==> run Z <==
==> flow/design.v <==
module ACTIVEPRO (
    input       RESET,
    input       SYS_CLOCK,                
    output reg  ACTIVE_DATA ,             
    output reg  ACTIVE_CLOCK,             
    input [511:0] ACTIVE_MESSAGE,         
    input [5:0] ACTIVE_CHANNEL,           
    input  ACTIVE_WR                      
    );
    reg [63:0][7:0] ACTIVE_MESSAGE_LATCHED; 
    reg [7:0] MESSAGE_LENGTH;
    reg [14:0] state;
    wire clockstate;
    wire [2:0] bitcount;
    wire [7:0] bytecount;
    assign clockstate = state[0];
    assign bitcount[2:0] = state[3:1];
    assign bytecount[7:0] = state[11:4];
    wire [7:0] FIRST_BYTE;
    assign FIRST_BYTE = 8'h7F;
    wire [7:0] SECOND_BYTE;
    assign SECOND_BYTE = (ACTIVE_CHANNEL & 8'h3F) | 8'h40;
    reg [7:0] clock_divider;
    reg [7:0] NEW_LENGTH;
    always @*
    begin
        NEW_LENGTH = 8'd66;
        for (int x = 63; x >= 1; x--)
            if (ACTIVE_MESSAGE[8*x +: 8] == 8'h0)
                NEW_LENGTH = x + 2;         
    end
    always @ (posedge SYS_CLOCK)
    begin
        if (RESET)
        begin
            state <= 0;
            ACTIVE_CLOCK <= 0;
            ACTIVE_DATA <= 0;
        end
        else
        begin
            if (state)
            begin
                state <= state + 1;
                if (clockstate == 1)    
                begin
                    ACTIVE_CLOCK <= 0;
                    if (bytecount == 0)
                        ACTIVE_DATA <= FIRST_BYTE[7-bitcount];
                    else if (bytecount == 1)
                        ACTIVE_DATA <= SECOND_BYTE[7-bitcount];
                    else
                        ACTIVE_DATA <= ACTIVE_MESSAGE_LATCHED[MESSAGE_LENGTH - bytecount - 1][7-bitcount];
                end
                else if (clockstate == 0)  ACTIVE_CLOCK <= 1;
                if (bytecount >= MESSAGE_LENGTH) state <= 0;
            end
            else         
            begin
                if (ACTIVE_WR) 
                begin
                    state <= 1;      
                    ACTIVE_MESSAGE_LATCHED <= ACTIVE_MESSAGE;
                    MESSAGE_LENGTH <= NEW_LENGTH;
                end
            end
        end
    end
endmodule 
==> flow/run.sh <==
#!/bin/bash
# the make line also repeats each setting of config.mk as NAME=value (left out here)
make -C /OpenROAD-flow-scripts/flow DESIGN_CONFIG=/design/flow/config.mk WORK_HOME=/design/flow/orfs CLKGATE_MAP_FILE= finish
==> flow/config.mk <==
export PLATFORM = sky130hd
export DESIGN_NAME = ACTIVEPRO
export DESIGN_NICKNAME = ACTIVEPRO
export VERILOG_FILES = /design/flow/design.v
export SDC_FILE = /design/flow/constraint.sdc
export NUM_CORES = 4
export LEC_CHECK = 0
export CAP_MARGIN = 20
export CORE_MARGIN = 2
export CORE_UTILIZATION = 58
export CTS_CLUSTER_SIZE = 94
export GPL_ROUTABILITY_DRIVEN = 0
export PLACE_DENSITY_LB_ADDON = 0.03
export SETUP_SLACK_MARGIN = 0.53
export SLEW_MARGIN = 40
==> flow/constraint.sdc <==
create_clock -name core_clock -period 2.8 [get_ports {SYS_CLOCK}]
set_input_delay 0.5600 -clock core_clock [delete_from_list [all_inputs] [get_ports {SYS_CLOCK}]]
set_output_delay 0.5600 -clock core_clock [all_outputs]
set_load 0.01 [all_outputs]
==> run R (differences from run Z) <==
- CORE_UTILIZATION: 58 -> 60
- CTS_CLUSTER_SIZE: 94 -> 61
- GPL_ROUTABILITY_DRIVEN: 0 -> 1
- PLACE_DENSITY_LB_ADDON: 0.03 -> 0.27
- TNS_END_PERCENT: unset -> 25
==> flow/constraint.sdc (replaced) <==
create_clock -name core_clock -period 7.07 [get_ports {SYS_CLOCK}]
set_input_delay 1.4140 -clock core_clock [delete_from_list [all_inputs] [get_ports {SYS_CLOCK}]]
set_output_delay 1.4140 -clock core_clock [all_outputs]
set_load 0.01 [all_outputs]
==> run K (differences from run Z) <==
- CAP_MARGIN: 20 -> 40
- CORE_UTILIZATION: 58 -> 72
- CTS_CLUSTER_DIAMETER: unset -> 317
- CTS_CLUSTER_SIZE: 94 -> 55
- GPL_ROUTABILITY_DRIVEN: 0 -> unset
- PLACE_DENSITY: unset -> 0.35
- PLACE_DENSITY_LB_ADDON: 0.03 -> unset
- SETUP_SLACK_MARGIN: 0.53 -> -0.07
- SLEW_MARGIN: 40 -> 20
- TNS_END_PERCENT: unset -> 65
==> flow/constraint.sdc (replaced) <==
create_clock -name core_clock -period 5.49 [get_ports {SYS_CLOCK}]
set_input_delay 1.0980 -clock core_clock [delete_from_list [all_inputs] [get_ports {SYS_CLOCK}]]
set_output_delay 1.0980 -clock core_clock [all_outputs]
set_load 0.01 [all_outputs]
==> qor summary <==
Result of the run: run K stopped before the end; run R no timing/DRC/antenna violations; run Z finished with violations
Stage where the flow stopped: run K global routing (5_1_grt); run R -; run Z -
Violated checks: run K -; run R -; run Z setup timing
Seq/total area: run K -; run R 52.4%; run Z 45.1%
R2r endpoint: run K -; run R ACTIVE_DATA$_SDFFE_PP0P_; run Z ACTIVE_DATA$_SDFFE_PP0P_
Fmax: run K -; run R 253 MHz; run Z 271 MHz
Largest fanout of any net on the critical path: run K -; run R 20; run Z 6
Total clock buffers created by CTS: run K 13; run R 54; run Z 53
Met3 wire length: run K -; run R 7.77 mm; run Z 16.6 mm
Die boundary height: run K 181 um; run R 198 um; run Z 202 um
Met2 wire length: run K -; run R 36.1 mm; run Z 48.5 mm
Final TNS setup: run K -; run R 0 ns; run Z -46.81 ns
Placed standard-cell area: run K 0.0285 mm2; run R 0.0286 mm2; run Z 0.0300 mm2
CTS tree: run K -; run R yes; run Z yes
Top power group: run K -; run R registers; run Z registers
Total instance count after detailed placement: run K 2193; run R 2300; run Z 2455

========
==> job 3383 <==
RTL: the design.v shown in full above, as it stands there.
Settings: LEC_CHECK=0, CAP_MARGIN=20, CORE_MARGIN=2, CORE_UTILIZATION=40, CTS_CLUSTER_SIZE=76, SLEW_MARGIN=15; clock period 10.0 ns.
run.sh (not shown) runs the stock make flow with config.mk's settings and CLKGATE_MAP_FILE=.
==> job 1933 (differences from job 3383) <==
Settings changed: CELL_PAD_IN_SITES_DETAIL_PLACEMENT set to 1, CELL_PAD_IN_SITES_GLOBAL_PLACEMENT set to 3, CORE_ASPECT_RATIO set to 0.61, CORE_UTILIZATION 40 to 70, CTS_CLUSTER_DIAMETER set to 67, GPL_ROUTABILITY_DRIVEN set to 1, HOLD_SLACK_MARGIN set to 0.18, MAX_ROUTING_LAYER set to met4, MIN_ROUTING_LAYER set to met2, PLACE_DENSITY_LB_ADDON set to 0.19, SETUP_SLACK_MARGIN set to 2.72, SLEW_MARGIN 15 to 5.
==> job 4209 (differences from job 3383) <==
Settings changed: ABC_AREA set to 1, CELL_PAD_IN_SITES_DETAIL_PLACEMENT set to 2, CELL_PAD_IN_SITES_GLOBAL_PLACEMENT set to 2, CORE_ASPECT_RATIO set to 0.92, CORE_UTILIZATION 40 to 59, CTS_CLUSTER_SIZE 76 to not set, MIN_ROUTING_LAYER set to met2, PLACE_DENSITY_LB_ADDON set to 0.04, SLEW_MARGIN 15 to 35.
==> summary.txt <==
Results of the run.

The run stopped with a tool error. The stage where the run ended is global placement without I/O (3_1_place_gp_skip_io). The tool reported: "[ERROR FLW-0024] Place density exceeds 1.0 (current PLACE_DENSITY_LB_ADDON =  0.19). Please check if the value of  PLACE_DENSITY_LB_ADDON is between 0 and 0.99". The XOR/XNOR share of the synthesized area is less than 1%. The post-synthesis instance total is 1,301. The number of cells in Yosys stat is between 1,000 and 1,500.

For this run, the chip area from Yosys synthesis comes to about 23,000 sq um. Per the OpenROAD floorplan log, the width of the die is between 200 and 250 microns. The post-synthesis instance area is 22,640 sq um. The initialized floorplan defines 51 standard-cell rows.

The share of the core area taken by cells at floorplan is between 70 and 80%. The area share of the largest cell type after synthesis is between 60% and 70%. The number of unique standard cell types used by synthesis is between 60 and 70.
(the above is from job 1933)
==> summary.txt <==
Flow results follow.

The flow ran to the end and the layout has no timing, DRC or antenna violations. Post-synthesis, Yosys gives the total cell area as between 20,000 and 25,000 sq um. In this run, the synthesized area fraction spent on xor and xnor cells is recorded as less than 1%. According to the floorplan report, the die width is about 240 microns.

The area share of the largest cell type after synthesis is between 60% and 70%. Synthesis instantiated approximately 61 different standard cells from the library. The core utilization at floorplan is 40.31%.
(the above is from job 3383)
==> summary.txt <==
Results of the run.

Yosys reports a chip area of between 20,000 and 25,000 sq um. The number of core rows is 69. In the Yosys report the total cell count is roughly 1,800. The tool reported: "[ERROR FLW-0024] Place density exceeds 1.0 (current PLACE_DENSITY_LB_ADDON =  0.04). Please check if the value of  PLACE_DENSITY_LB_ADDON is between 0 and 0.99". After Yosys synthesis, XOR and XNOR cells account for less than 1% of the synthesized area. Progress stopped at global placement (3_3_place_gp).

The run stopped with a tool error.
(the above is from job 4209)
No activity file was given, so power comes from the tool's default toggle rates.
